v15:
## mem_ram
module mem_ram (input clk, wren, 
                input [3:0] d11,input [3:0] d12,input [3:0] d13,input [3:0] d14,input [3:0] d15,input [3:0] d16,input [3:0] d17,input [3:0]d18,
					 input [3:0] d21,input [3:0] d22,input [3:0] d23,input [3:0] d24,input [3:0] d25,input [3:0] d26,input [3:0] d27,input [3:0]d28,
					 input [3:0] d31,input [3:0] d32,input [3:0] d33,input [3:0] d34,input [3:0] d35,input [3:0] d36,input [3:0] d37,input [3:0]d38,
					 input [3:0] d41,input [3:0] d42,input [3:0] d43,input [3:0] d44,input [3:0] d45,input [3:0] d46,input [3:0] d47,input [3:0]d48,
					 input [3:0] r1,input [3:0] r2,
					 input [3:0] r3,input [3:0] r4,
					 output [11:0] w_sum11,
					 output [11:0] w_sum12,
					 output [11:0] w_sum13,
					 output [11:0] w_sum14,
					 output [11:0] w_sum15,
					 output [11:0] w_sum16,
					 output [11:0] w_sum17,
					 output [11:0] w_sum18
					 );
export LEC_CHECK = 0
export CAP_MARGIN = 20
export CELL_PAD_IN_SITES_DETAIL_PLACEMENT = 2
export CELL_PAD_IN_SITES_GLOBAL_PLACEMENT = 1
export CORE_MARGIN = 2
export CORE_UTILIZATION = 18
export GPL_TIMING_DRIVEN = 1
export HOLD_SLACK_MARGIN = 0.07
export PLACE_DENSITY_LB_ADDON = 0.09
export SETUP_SLACK_MARGIN = 0.31
export SLEW_MARGIN = 35
export TNS_END_PERCENT = 40
create_clock -name core_clock -period 12.6 [get_ports {clk}]
run.sh (not shown) runs the stock make flow with config.mk's settings and CLKGATE_MAP_FILE=.
The inputs of v37 differ from those of v15 as listed below.
- CORE_UTILIZATION changed from 18 to 68
- CELL_PAD_IN_SITES_GLOBAL_PLACEMENT removed (was 1)
- PLACE_DENSITY_LB_ADDON removed (was 0.09)
- SLEW_MARGIN changed from 35 to 30
- CTS_CLUSTER_SIZE newly set to 36
- GPL_TIMING_DRIVEN removed (was 1)
- TNS_END_PERCENT removed (was 40)
- SETUP_SLACK_MARGIN removed (was 0.31)
- CELL_PAD_IN_SITES_DETAIL_PLACEMENT removed (was 2)
- HOLD_SLACK_MARGIN removed (was 0.07)
- the clock period (ns, I/O delays scaled along) changed from 12.6 to 6.89
==> comparison <==
v37: all stages done; final checks FAILED (negative setup slack).
Comparing via count of the first global-routing pass for v37 and v15, the bigger number came from v37.
v37 against v15: post-CTS setup-driven buffer insertion count has increased, number of tap cells inserted has decreased.
In v37 the multi-input gate share of the layout cell area turned out 0.43 points lower than in v15.
v37 against v15: global-route wire length before repair moved down, fraction of standard cell area that is sequential moved down, worst slack at placement moved down.
> inputs changed (v37 -> v8)
- CTS_CLUSTER_SIZE no longer set, was 36
- SLEW_MARGIN now 20, was 30
- CORE_UTILIZATION now 40, was 68
- HOLD_SLACK_MARGIN now 0.07, previously not set
- the clock period (ns, I/O delays scaled along) now 5.6, was 6.89
## What came out
Status for v8 and v37: no clean run. In v8 the implementation ran to completion but is not tape-out ready, as the final checks report negative setup slack. | clock buffer and inverter area fraction after layout | lower: v8 |. NOTE: final design utilization in v8 falls short of that of v37. As of v8, wire length had fallen by more than 10% compared to v37. Going from v37 to v8, the area added between synthesis and finish was found to have gone up by 7.1 points. Number of filler cells placed in the layout (v37 / v8): 0.24. The capture point of the worst path comes out w_sum12[10] in one run and w_sum11[10] in the other, namely in v8 and v37 respectively. Compare v8 and v37 | area of combinational cells with multiple inputs lower: v37.
The inputs of v49 differ from those of v8 as listed below.
- clearing HOLD_SLACK_MARGIN, which used to be 0.07
- swapping 40 for 71 in CORE_UTILIZATION
- putting ABC_AREA at 1 where nothing was set
- putting CTS_CLUSTER_SIZE at 99 where nothing was set
- swapping 5.6 for 11.4 in the clock period (ns, I/O delays scaled along)
==> comparison <==
- v49 ended with every stage complete and zero timing, DRC or antenna violations.
- Cells: v49 has fewer instances than v8
- v49: number of signal-net buffers in the layout lower than v8
- The run showing the smaller detailed-route wire length per cell is v49.
- Sort v8 and v49 by global-route usage asc -> top: v8
- [compare] base=v8 new=v49: minimum setup slack in the final design now larger; sequential share of layout area grew by 2.4 points; synthesized cell count now larger.
- Compared v49 vs v8, and met2 track demand over resource is up in v49.
